Setup of raven:
==> flow/design.v <==
module uart_rx#(
	parameter CLK_FRE 	= 50,
	parameter UART_RATE = 115200
	) (
	input 				clk,    
	input 				rst_n,
	output 	 			recv_en,	
	output reg 	[ 7:0] 	recv_data,	
	input 				rx_pin 
);
parameter  RATE_CNT = (CLK_FRE * 1000_000 / UART_RATE) - 1;
reg [10:0] clk_cnt;
localparam WAIT = 2'd0, START = 2'd1, RECV = 2'd2, STOP = 2'd3;
reg [1:0] state;
assign recv_en = clk_cnt == RATE_CNT * 3 / 2;
reg [ 7:0] recv_data_r;
reg [ 2:0] recv_cnt;
always@(posedge clk)
	if(!rst_n)begin
		state 		<= WAIT;
		clk_cnt 	<= 0;
		recv_data 	<= 0;
	end
	else
	case(state)
		WAIT:
			if(!rx_pin)begin 
				recv_cnt <= 'd0;
				state <= START;
			end
		START:begin 
			if(clk_cnt == RATE_CNT / 2)begin 
				clk_cnt <= 0;
				state <= RECV;
			end
			else
				clk_cnt <= clk_cnt + 1;
		end
		RECV:begin 
			if(clk_cnt == RATE_CNT)begin 
				clk_cnt <= 0;
				recv_data_r[recv_cnt] <= rx_pin;
				recv_cnt <= recv_cnt + 1;
				state <= (recv_cnt == 7 )?STOP : RECV ;
			end
			else
				clk_cnt <= clk_cnt + 1;
		end
		STOP:begin 
			recv_data <= recv_data_r;
			if(clk_cnt == RATE_CNT * 3 / 2)begin 
				clk_cnt <= 0;
				state <= WAIT;
			end
			else 
				clk_cnt <= clk_cnt + 1;
		end
	endcase
endmodule
module uart_tx#(
	parameter CLK_FRE 	= 50,
	parameter UART_RATE = 115200
	) (
	input 				clk,    
	input 				rst_n,
	input 				send_en ,	
	output 	 			send_busy ,	
	input 		[ 7:0] 	send_data ,	
	output reg 			tx_pin
);
parameter  RATE_CNT = (CLK_FRE * 1000_000 / UART_RATE) - 1;
reg [10:0] clk_cnt;
localparam WAIT = 2'd0, START = 2'd1, SEND = 2'd2, STOP = 2'd3;
reg [1:0] state;
assign send_busy = state != WAIT;
reg [ 7:0] send_data_r;
reg [ 2:0] send_cnt;
always@(posedge clk)
	if(!rst_n)begin
		state 	<= WAIT;
		clk_cnt <= 0;
		tx_pin 	<= 1;
	end
	else
	case(state)
		WAIT:
			if(send_en)begin 
				send_data_r <= send_data;
				send_cnt <= 'd0;
				state <= START;
			end
		START:begin 
			tx_pin <= 0;
			if(clk_cnt == RATE_CNT)begin 
				clk_cnt <= 0;
				state <= SEND;
			end
			else
				clk_cnt <= clk_cnt + 1;
		end
		SEND:begin 
			tx_pin <= send_data_r[send_cnt];
			if(clk_cnt == RATE_CNT)begin 
				clk_cnt <= 0;
				send_cnt <= send_cnt + 1;
				state <= (send_cnt == 7 )?STOP : SEND ;
			end
			else
				clk_cnt <= clk_cnt + 1;
		end
		STOP:begin 
			tx_pin <= 1;
			if(clk_cnt == RATE_CNT)begin 
				clk_cnt <= 0;
				state <= WAIT;
			end
			else
				clk_cnt <= clk_cnt + 1;
		end
	endcase
endmodule
module uart_top (
	input 		clk,    
	input 		rst_n,
	input 		uart_rx,
	output		uart_tx
);
parameter CLK_FRE 		= 50;
parameter UART_RATE 	= 115200;
localparam SEND = 2'd0, WAIT = 2'd1;
reg [1:0] state;
reg  [31:0] wait_cnt;
reg  [ 7:0] send_cnt;
reg  [ 7:0] send_data;
reg  	    send_en;
wire [ 7:0] recv_data;
wire 		recv_en;
wire 		send_busy;
parameter 	ENG_NUM  = 9; 
parameter 	CHE_NUM  = 2; 
parameter 	DATA_NUM = CHE_NUM * 3 + ENG_NUM;  
wire [ DATA_NUM * 8 - 1:0] char_data = {8'hE4,8'hBD,8'hA0,8'hE5,8'hA5,8'hBD,"  World","\r\n"};
wire [ 7:0] char_byte = (send_cnt < DATA_NUM) ? char_data[ (DATA_NUM - 1 - send_cnt) * 8 +: 8] : 8'h00;
always@(posedge clk)
	if(!rst_n)begin
		state 		<= SEND;
		wait_cnt 	<= 0;
		send_cnt 	<= 0;
		send_en 	<= 'b0;
	end
	else
	case(state)
		SEND:begin  
			if(send_cnt == DATA_NUM + 1)begin 
				send_en 	<= 'b0;
				send_cnt 	<=  0;
				state 		<= WAIT;
			end
			else if(!send_busy)begin
				send_en 	<= 'b1;
				send_data 	<= char_byte;
				send_cnt 	<= send_cnt + 1;
			end
		end
		WAIT: 
			if(wait_cnt == CLK_FRE * 1000_000)begin 
				wait_cnt <= 0;
				state <= SEND;
			end
			else begin
				send_en <= recv_en;
				send_data <= recv_data;
				wait_cnt <= wait_cnt + 1;
			end
	endcase
uart_tx #(
	.CLK_FRE 	(CLK_FRE 	),
	.UART_RATE 	(UART_RATE 	)
	)uart_tx_m0(
	.clk 		(clk 		),
	.rst_n 		(rst_n 		),
	.send_en 	(send_en 	),
	.send_busy 	(send_busy 	),
	.send_data 	(send_data 	),
	.tx_pin 	(uart_tx 	)
	);
uart_rx #(
	.CLK_FRE 	(CLK_FRE 	),
	.UART_RATE 	(UART_RATE 	)
	)uart_rx_m0(
	.clk 		(clk 		),
	.rst_n 		(rst_n 		),
	.recv_en 	(recv_en 	),
	.recv_data 	(recv_data 	),
	.rx_pin 	(uart_rx 	)
	);
endmodule
==> flow/config.mk <==
export PLATFORM = sky130hd
export DESIGN_NAME = uart_top
export DESIGN_NICKNAME = uart_top
export VERILOG_FILES = /design/flow/design.v
export SDC_FILE = /design/flow/constraint.sdc
export NUM_CORES = 4
export LEC_CHECK = 0
export CAP_MARGIN = 20
export CELL_PAD_IN_SITES_DETAIL_PLACEMENT = 0
export CORE_ASPECT_RATIO = 1.86
export CORE_MARGIN = 2
export CORE_UTILIZATION = 70
export CTS_CLUSTER_DIAMETER = 320
export CTS_CLUSTER_SIZE = 88
export PLACE_DENSITY = 0.37
export SETUP_SLACK_MARGIN = -0.59
export SLEW_MARGIN = 10
export TNS_END_PERCENT = 80
==> flow/constraint.sdc <==
create_clock -name core_clock -period 5.91 [get_ports {clk}]
set_input_delay 1.1820 -clock core_clock [delete_from_list [all_inputs] [get_ports {clk}]]
set_output_delay 1.1820 -clock core_clock [all_outputs]
set_load 0.01 [all_outputs]
run.sh (not shown) runs the stock make flow with config.mk's settings and CLKGATE_MAP_FILE=.
Relative to raven, the following input files were edited for willow:
- removing SETUP_SLACK_MARGIN (formerly -0.59)
- removing CTS_CLUSTER_DIAMETER (formerly 320)
- removing CORE_ASPECT_RATIO (formerly 1.86)
- removing CELL_PAD_IN_SITES_DETAIL_PLACEMENT (formerly 0)
- removing PLACE_DENSITY (formerly 0.37)
- removing CTS_CLUSTER_SIZE (formerly 88)
- changing CORE_UTILIZATION from 70 to 33
- removing TNS_END_PERCENT (formerly 80)
- changing SLEW_MARGIN from 10 to 20
- changing the clock period (ns, I/O delays scaled along) from 5.91 to 24.5
Taking raven as the reference, in willow clock power now sits lower, final cell count without fillers increased about 19%, length of the first detailed-routing pass in iterations now sits higher, number of fill cells in the layout has increased. Count of inserted antenna diode cells came out exactly the same in willow and raven. Comparing the two runs side by side, willow comes out ahead of raven on total vias in the final route. Complex-gate fraction of the synthesized area: raven vs willow — no meaningful difference. willow against raven: height of the chip went up 6.6%; combinational share of power has decreased. Relative to raven, the number of tapcells measured on willow has increased by more than 100%. Reported for willow and raven, total cell area reported by yosys after synthesis turned out identical to the last digit.
What sierra does differently from willow at the input level:
- CORE_UTILIZATION changed from 33 to 72
- PLACE_DENSITY_LB_ADDON newly set to 0.28
- CTS_CLUSTER_DIAMETER newly set to 104
- the clock period (ns, I/O delays scaled along) changed from 24.5 to 5.74
Results
On sierra: data arrival time of the critical path is 3.69 ns lower than what willow gave.
sierra reached the final stage; the timing, design-rule and antenna checks on its layout passed.
For die outline area, dividing the value from willow by the value from sierra gives 2.1.
willow → sierra: clock power share moved down, signed area change from the synthesized netlist to the final layout decreased 4.7 points.
willow → sierra: cell area power density saw an increase, via count of the first global-routing pass saw an increase.
Input-level comparison between violet and sierra:
- removing CTS_CLUSTER_DIAMETER (formerly 104)
- changing CORE_UTILIZATION from 72 to 40
- removing PLACE_DENSITY_LB_ADDON (formerly 0.28)
- changing the clock period (ns, I/O delays scaled along) from 5.74 to 20.0
==> comparison <==
All of sierra and violet finish clean.
As far as mux cell area share after synthesis goes, violet and sierra are indistinguishable; the numbers are identical.
| worst setup slack | violet vs sierra | better |
As far as number of max-slew violations in the final report goes, violet and sierra are indistinguishable; the numbers are identical.
Vertical die size of violet exceeds that of sierra by more than a quarter.
[inputs] cedar vs violet
- a change of SLEW_MARGIN from 20 to 35
- an added HOLD_SLACK_MARGIN of 0.04
- an added GPL_ROUTABILITY_DRIVEN of 0
- an added CTS_CLUSTER_SIZE of 26
- a change of CORE_MARGIN from 2 to 5
- an added ABC_AREA of 1
- an added CORE_ASPECT_RATIO of 0.55
- an added CELL_PAD_IN_SITES_GLOBAL_PLACEMENT of 3
==> results <==
cedar against violet: die area higher, adder-cell area share of the yosys netlist lower. When cedar is set beside violet, its peak fanout along the critical path turns out to be 12 smaller. Compared to violet, cedar has mux cell area share after synthesis 3.3 points lower. Cmp cedar vs violet: final total power higher in cedar. Changes observed in cedar relative to violet: power density normalized to cell area shows an increase of 2.7 mW/mm^2; global-route usage picked up an extra 3.2 points; worst setup slack decreased by 0.28 ns relative to the old numbers; worst setup timing slack at the placement stage now sits lower. The area added between synthesis and finish of cedar is higher than that of violet. cedar: wire length 49% above violet.
Power figures rest on the tool's default switching activity, not on a simulated workload.
